## fifo
module fifo#(parameter DEPTH = 16,
             parameter WIDTH = 16)(
  	input logic clk,
  	input logic rst,
  	input logic push_i,
    input logic [WIDTH-1:0] push_data_i,
  	input logic pop_i,
    output logic [WIDTH-1:0] pop_data_i,
    output logic fifo_full,
    output logic fifo_empty);
Size in the first run: about 800 cells after synthesis, about 280 flip-flops, roughly 38 I/O pins, ~14000 sq um of cells after synthesis.
Settings: LEC_CHECK=0, CAP_MARGIN=20, CELL_PAD_IN_SITES_GLOBAL_PLACEMENT=0, CORE_MARGIN=2, CORE_UTILIZATION=72, GPL_ROUTABILITY_DRIVEN=0, GPL_TIMING_DRIVEN=1, HOLD_SLACK_MARGIN=0.29, MIN_ROUTING_LAYER=met1, PLACE_DENSITY=0.39, SLEW_MARGIN=20; clock period 2.13 ns.
run.sh (not shown) runs the stock make flow with config.mk's settings and CLKGATE_MAP_FILE=.
The first run finished but fails on negative setup slack.
Rerun with:
Settings changed: CORE_UTILIZATION 72 to 70, HOLD_SLACK_MARGIN 0.29 to 0.16.
Clock period 2.13 ns to 1.98 ns, I/O delays scaled along.
What happened:
- The new run produced a layout that fails on negative setup slack
- routed wire length climbs by 10%
- cell count climbs by 3.4%
- design area climbs by 3.7%
- global-route usage rose by 3.2 points
- sequential power increases by 7.7%
- non-clock buffer count rises by 34
Rerun with:
Settings changed: CORE_UTILIZATION 70 to 72, CTS_CLUSTER_SIZE from default to 35, HOLD_SLACK_MARGIN 0.16 to 0.29, SLEW_MARGIN 20 to 40.
Clock period 1.98 ns to 1.93 ns, I/O delays scaled along.
The new run reached the layout checks and failed them: negative setup slack.
Setup slack is worse by 150 ps.
Core utilization climbs by 3.1 points.
Sequential power rose by 3.0%.
Die area decreases by 2.7%.
Rerun with:
Settings changed: CELL_PAD_IN_SITES_GLOBAL_PLACEMENT 0 to default, CORE_UTILIZATION 72 to 40, CTS_CLUSTER_SIZE 35 to default, GPL_ROUTABILITY_DRIVEN 0 to default, GPL_TIMING_DRIVEN 1 to default, HOLD_SLACK_MARGIN 0.29 to default, MIN_ROUTING_LAYER met1 to default, PLACE_DENSITY 0.39 to default, SLEW_MARGIN 40 to 20.
Clock period 1.93 ns to 5.0 ns, I/O delays scaled along.
- With this change the flow went through all stages and came out clean
- cell area decreases by 13%
- non-clock buffer count fell by 129
- power is lower by 65%
- worst hold slack is worse by 19 ps
- clock skew stays flat
- worst setup slack gets better by 2200 ps
- global-route usage shrinks by 24 points
- utilization fell by 48 points
- combinational power went down by 77%

========
## job 6065
The RTL this note starts from:
==> flow/design.v <==
module fifo#(parameter DEPTH = 16,
             parameter WIDTH = 16)(
  	input logic clk,
  	input logic rst,
  	input logic push_i,
    input logic [WIDTH-1:0] push_data_i,
  	input logic pop_i,
    output logic [WIDTH-1:0] pop_data_i,
    output logic fifo_full,
    output logic fifo_empty);
  localparam addr_bits = $clog2(DEPTH);
  localparam PUSH_ONLY = 2'b10;
  localparam POP_ONLY = 2'b01;
  localparam PUSH_AND_POP = 2'b11;
  logic [DEPTH-1:0][WIDTH-1:0] mem_queue;
  logic [addr_bits:0] rd_ptr, wr_ptr, nxt_rd_ptr, nxt_wr_ptr;
  logic [addr_bits:0] max_index_ptr, min_index_ptr;
  assign max_index_ptr = {1'b1,{addr_bits{1'b0}}};
  assign min_index_ptr = {addr_bits+1{1'b0}};
  assign fifo_full = (rd_ptr[addr_bits] != wr_ptr[addr_bits] ) && (rd_ptr[addr_bits-1:0] == wr_ptr[addr_bits-1:0] );
  assign fifo_empty = (rd_ptr == wr_ptr);
  assign nxt_rd_ptr = rd_ptr + {{addr_bits{1'b0}},1'b1};
  assign nxt_wr_ptr = wr_ptr + {{addr_bits{1'b0}},1'b1};
  always@(posedge clk) begin
    if (rst) begin
      rd_ptr <= {addr_bits+1{1'b0}};
      wr_ptr <= {addr_bits+1{1'b0}};
    end
    else begin
      case({push_i,pop_i})
        PUSH_ONLY: begin
          mem_queue[wr_ptr[addr_bits-1:0]] <= push_data_i;          
		  wr_ptr <= nxt_wr_ptr;
        end
        POP_ONLY: begin 
          pop_data_i <= mem_queue[rd_ptr[addr_bits-1:0]];
          rd_ptr <= nxt_rd_ptr;
        end
        PUSH_AND_POP: begin
          mem_queue[wr_ptr[addr_bits-1:0]] <= push_data_i;
          pop_data_i <= mem_queue[rd_ptr[addr_bits-1:0]];
          wr_ptr <= nxt_wr_ptr;
          rd_ptr <= nxt_rd_ptr;
        end
      endcase
    end
  end
endmodule
clock: 3.41 ns
lec_check: 0
cap_margin: 20
core_margin: 2
core_utilization: 40
slew_margin: 20
### job 6065 -> job 8891
Settings: an added SETUP_SLACK_MARGIN of 0.56; an added CTS_CLUSTER_SIZE of 30; an added PLACE_DENSITY of 0.38; a change of CORE_UTILIZATION from 40 to 72; a change of the clock period (ns, I/O delays scaled along) from 3.41 to 1.94.
Max post-route worst hold slack across job 8891 and job 6065: job 8891. Delta(overall routed net length, job 8891 - job 6065) > 0. Although it ran to completion, job 8891 produced a layout that fails the final checks because of negative setup slack. Per the comparison of job 8891 with job 6065, number of I/O pins neither gained nor lost much, number of logic gates essentially unchanged, final weighted congestion of routability-driven global placement up 13%, design area increased by about 14% relative to the old numbers. The category of the most critical setup path comes out reg2out in one run and reg2reg in the other, namely in job 8891 and job 6065 respectively.
The following lists how job 1797 was set up differently from job 8891:
Settings: clearing PLACE_DENSITY, which used to be 0.38; clearing CTS_CLUSTER_SIZE, which used to be 30; putting GPL_ROUTABILITY_DRIVEN at 0 where nothing was set; putting MIN_ROUTING_LAYER at met1 where nothing was set; putting GPL_TIMING_DRIVEN at 1 where nothing was set; putting CELL_PAD_IN_SITES_GLOBAL_PLACEMENT at 0 where nothing was set; putting PLACE_DENSITY_LB_ADDON at 0.27 where nothing was set; clearing SETUP_SLACK_MARGIN, which used to be 0.56; putting HOLD_SLACK_MARGIN at 0.16 where nothing was set; swapping 1.94 for 2.99 in the clock period (ns, I/O delays scaled along).
Results
- Against job 8891, job 1797 comes in 12 higher on biggest fanout along the worst timing path.
- Job 1797: all stages complete, timing, DRC and antenna checks passed
- Relative to job 8891, the area added between synthesis and finish of job 1797 is lower by 19 points.
- Per the comparison of job 1797 with job 8891, sequential share of power now larger, final instance count without filler cells now smaller, slack of the critical path now larger, final cycle utilization of the critical path now smaller, detailed-route wire length on metal 1 now smaller.
- Lower number of cells on the worst hold path among job 8891 and job 1797: job 8891
- Comparing the two runs side by side, job 1797 comes out behind job 8891 on worst hold slack across all endpoints.
- Re total number of cells along the worst setup path: job 8891 was lower than job 1797.

========
Starts from the design.v that is shown in full above.
clock: 2.46 ns
lec_check: 0
cap_margin: 20
cell_pad_in_sites_global_placement: 1
core_margin: 2
core_utilization: 56
gpl_routability_driven: 0
gpl_timing_driven: 1
hold_slack_margin: 0.16
min_routing_layer: met1
place_density: 0.39
slew_margin: 20
Next try:
--- a/flow/config.mk
+++ b/flow/config.mk
@@ -9 +9 @@
-export CELL_PAD_IN_SITES_GLOBAL_PLACEMENT = 1
+export CELL_PAD_IN_SITES_GLOBAL_PLACEMENT = 0
@@ -11 +11 @@
-export CORE_UTILIZATION = 56
+export CORE_UTILIZATION = 69
==> flow/constraint.sdc (replaced) <==
create_clock -name core_clock -period 1.98 [get_ports {clk}]
set_input_delay 0.3960 -clock core_clock [delete_from_list [all_inputs] [get_ports {clk}]]
set_output_delay 0.3960 -clock core_clock [all_outputs]
set_load 0.01 [all_outputs]
Outcome: The new run finished but failed the layout checks on negative setup slack; setup slack loses 0.35 ns; routed wire length goes up by about 17%; cell count goes down by about 0.6%; sequential cell count does not change; via count goes up by 10%.
Next try:
==> flow/config.mk (replaced) <==
export PLATFORM = sky130hd
export DESIGN_NAME = fifo
export DESIGN_NICKNAME = fifo
export VERILOG_FILES = /design/flow/design.v
export SDC_FILE = /design/flow/constraint.sdc
export NUM_CORES = 4
export LEC_CHECK = 0
export CAP_MARGIN = 20
export CORE_MARGIN = 2
export CORE_UTILIZATION = 24
export SLEW_MARGIN = 20
==> flow/constraint.sdc (replaced) <==
create_clock -name core_clock -period 7.56 [get_ports {clk}]
set_input_delay 1.5120 -clock core_clock [delete_from_list [all_inputs] [get_ports {clk}]]
set_output_delay 1.5120 -clock core_clock [all_outputs]
set_load 0.01 [all_outputs]
What happened: The new run completed with no timing, DRC or antenna violations. Hold slack is worse by 0.012 ns. Routed wire length falls by 15%. Utilization came out lower by 58 points. Die area went up to 2.8 times its value. Non-clock buffer count decreases by 90. Register-to-register slack is better by 4.4 ns. Synthesized cell count does not change. Clock skew hardly moves. Flip-flop count stays the same.

========
Starts from the design.v that is shown in full above.
make LEC_CHECK=0 CAP_MARGIN=20 CELL_PAD_IN_SITES_GLOBAL_PLACEMENT=1 CORE_MARGIN=2 CORE_UTILIZATION=42 GPL_ROUTABILITY_DRIVEN=0 GPL_TIMING_DRIVEN=0 HOLD_SLACK_MARGIN=0.16 MIN_ROUTING_LAYER=met2 PLACE_DENSITY_LB_ADDON=0.21 SLEW_MARGIN=20 finish   # period 3.62 ns
Next try:
CELL_PAD_IN_SITES_GLOBAL_PLACEMENT = default   (was 1)
CORE_UTILIZATION = 72   (was 42)
CTS_CLUSTER_SIZE = 37   (was default)
GPL_ROUTABILITY_DRIVEN = default   (was 0)
GPL_TIMING_DRIVEN = default   (was 0)
HOLD_SLACK_MARGIN = default   (was 0.16)
MIN_ROUTING_LAYER = default   (was met2)
PLACE_DENSITY_LB_ADDON = default   (was 0.21)
clock period = 4.01 ns   (was 3.62 ns; I/O delays follow)
After rerunning: Utilization is higher by 30 points. Combinational power is lower by 21%. Global-route usage is higher by 1.6 points. Power is lower by 17%. Clock-buffer cell count is lower by 11. Wire length is lower by 10%. Via count is lower by 26%. Setup slack is better by 410 ps. Final cell count is lower by 19%. Area after synthesis is unchanged. Die size is lower by 41%.
Next try:
CELL_PAD_IN_SITES_GLOBAL_PLACEMENT = 0   (was default)
CTS_CLUSTER_DIAMETER = 231   (was default)
CTS_CLUSTER_SIZE = default   (was 37)
GPL_ROUTABILITY_DRIVEN = 0   (was default)
GPL_TIMING_DRIVEN = 1   (was default)
HOLD_SLACK_MARGIN = 0.16   (was default)
MIN_ROUTING_LAYER = met1   (was default)
PLACE_DENSITY = 0.38   (was default)
clock period = 2.92 ns   (was 4.01 ns; I/O delays follow)
The new run completed without violations.
Cell area is higher by 1.6%.
Sequential cell count does not change.
Combinational power is higher by 40%.
Total power is higher by 39%.
Clock-buffer cell count is unchanged.

========
Starts from the design.v that is shown in full above.
make LEC_CHECK=0 CAP_MARGIN=20 CORE_MARGIN=2 CORE_UTILIZATION=66 SLEW_MARGIN=20 finish   # period 2.66 ns
==> next run, changes <==
--- a/flow/config.mk
+++ b/flow/config.mk
@@ -9,3 +9,5 @@
 export CORE_MARGIN = 2
-export CORE_UTILIZATION = 66
+export CORE_UTILIZATION = 62
+export CTS_CLUSTER_DIAMETER = 292
+export PLACE_DENSITY = 0.36
 export SLEW_MARGIN = 20
==> flow/constraint.sdc (replaced) <==
create_clock -name core_clock -period 3.51 [get_ports {clk}]
set_input_delay 0.7020 -clock core_clock [delete_from_list [all_inputs] [get_ports {clk}]]
set_output_delay 0.7020 -clock core_clock [all_outputs]
set_load 0.01 [all_outputs]
=> Sequential share of layout area came out higher by 0.84 points; hold slack gains 0.015 ns; wire length came out lower by about 3%; global-route usage decreases by 3.1 points; via count went down by 2.2%; total power drops by 24%; setup slack improved by 0.35 ns.
==> next run, changes <==
--- a/flow/config.mk
+++ b/flow/config.mk
@@ -9,5 +9,4 @@
 export CORE_MARGIN = 2
-export CORE_UTILIZATION = 62
-export CTS_CLUSTER_DIAMETER = 292
-export PLACE_DENSITY = 0.36
+export CORE_UTILIZATION = 72
+export CTS_CLUSTER_SIZE = 30
 export SLEW_MARGIN = 20
==> flow/constraint.sdc (replaced) <==
create_clock -name core_clock -period 1.94 [get_ports {clk}]
set_input_delay 0.3880 -clock core_clock [delete_from_list [all_inputs] [get_ports {clk}]]
set_output_delay 0.3880 -clock core_clock [all_outputs]
set_load 0.01 [all_outputs]
With this change the flow produced a layout that fails on setup timing; register-to-register slack degrades by 0.82 ns; via count rises by about a fifth; count of clock-buffer cells in the layout grows by 1; wire length came out higher by well over a third; final area increases by roughly a tenth; sequential share of layout area falls by 6.2 points.

========
Starts from the design.v that is shown in full above.
clock: 1.98 ns
lec_check: 0
cap_margin: 20
cell_pad_in_sites_global_placement: 0
core_margin: 2
core_utilization: 72
cts_cluster_size: 34
gpl_routability_driven: 0
gpl_timing_driven: 1
hold_slack_margin: 0.16
min_routing_layer: met1
place_density: 0.39
setup_slack_margin: 0.56
slew_margin: 20
The baseline completed, yet does not pass: setup timing.
Next try:
- CELL_PAD_IN_SITES_GLOBAL_PLACEMENT: 0 -> default
- CTS_CLUSTER_SIZE: 34 -> 30
- GPL_ROUTABILITY_DRIVEN: 0 -> default
- GPL_TIMING_DRIVEN: 1 -> default
- HOLD_SLACK_MARGIN: 0.16 -> default
- MIN_ROUTING_LAYER: met1 -> default
- PLACE_DENSITY: 0.39 -> 0.41
- SETUP_SLACK_MARGIN: 0.56 -> default
- clock period: 1.98 -> 2.19 ns (I/O delays scaled with it)
Result: The changed run ran to the end with violations: setup timing. Hold slack got worse by 0.028 ns. Power drops by about a fifth. Via count drops by about a fifth. Clock skew drops by 0.0085 ns. Final area drops by a little under a tenth. Clock-buffer cell count climbs by 5. Global-route usage drops by 5.7 points. Non-clock buffer count drops by 66.
Next try:
- CORE_UTILIZATION: 72 -> 17
- CTS_CLUSTER_SIZE: 30 -> default
- PLACE_DENSITY: 0.41 -> default
- clock period: 2.19 -> 3.41 ns (I/O delays scaled with it)
=>
- With this change the flow produced a clean layout
- worst setup slack improved by 0.41 ns
- sequential power went down by 36%
- total power shrinks by 35%
- sequential cell count does not change
- synthesized area does not change
- sequential share of layout area goes down by 0.27 points
- hold slack gets worse by 0.015 ns
- cell count went up by 67%
- die area grows to 4.1 times its value
- utilization fell by 65 points
- combinational power drops by 46%

========
P:
// fifo: RTL as listed in full above, without the edits since
==> flow/config.mk <==
export PLATFORM = sky130hd
export DESIGN_NAME = fifo
export DESIGN_NICKNAME = fifo
export VERILOG_FILES = /design/flow/design.v
export SDC_FILE = /design/flow/constraint.sdc
export NUM_CORES = 4
export LEC_CHECK = 0
export CAP_MARGIN = 15
export CELL_PAD_IN_SITES_DETAIL_PLACEMENT = 1
export CELL_PAD_IN_SITES_GLOBAL_PLACEMENT = 3
export CORE_ASPECT_RATIO = 0.52
export CORE_MARGIN = 2
export CORE_UTILIZATION = 40
export CTS_CLUSTER_DIAMETER = 361
export GPL_ROUTABILITY_DRIVEN = 0
export GPL_TIMING_DRIVEN = 0
export PLACE_DENSITY_LB_ADDON = 0.07
export SETUP_SLACK_MARGIN = 0.88
export SLEW_MARGIN = 40
==> flow/constraint.sdc <==
create_clock -name core_clock -period 4.96 [get_ports {clk}]
set_input_delay 0.9920 -clock core_clock [delete_from_list [all_inputs] [get_ports {clk}]]
set_output_delay 0.9920 -clock core_clock [all_outputs]
set_load 0.01 [all_outputs]
Per the final summary, P finished and its layout is clean on timing, DRC and antenna.
[inputs] Q vs P
Settings: a deleted CTS_CLUSTER_DIAMETER that had been 361; a change of CAP_MARGIN from 15 to 20; a deleted GPL_TIMING_DRIVEN that had been 0; a deleted CORE_ASPECT_RATIO that had been 0.52; a change of SETUP_SLACK_MARGIN from 0.88 to 0.55; a deleted CELL_PAD_IN_SITES_GLOBAL_PLACEMENT that had been 3; a change of CORE_UTILIZATION from 40 to 72; a deleted GPL_ROUTABILITY_DRIVEN that had been 0; a change of PLACE_DENSITY_LB_ADDON from 0.07 to 0.12; a deleted CELL_PAD_IN_SITES_DETAIL_PLACEMENT that had been 1; an added CTS_CLUSTER_SIZE of 30; a change of the clock period (ns, I/O delays scaled along) from 4.96 to 1.94.
==> comparison <==
Q: all stages done; final checks FAILED (setup timing). Q — number of cells on the worst hold path 1 lower, P as reference. Sort Q and P by combinational power, ascending, and P comes first. Measured against each other, Q and P differ in area growth from synthesis to layout, the lower figure coming from P. Relative to P, final critical-path share of the clock period has increased by 48 points in Q. Measured against Q, the routed wire length of P comes out at 0.74 times the reference value. Worst voltage drop across the vdd grid in Q vs P: up about 280%.
Power figures rest on the tool's default switching activity, not on a simulated workload.
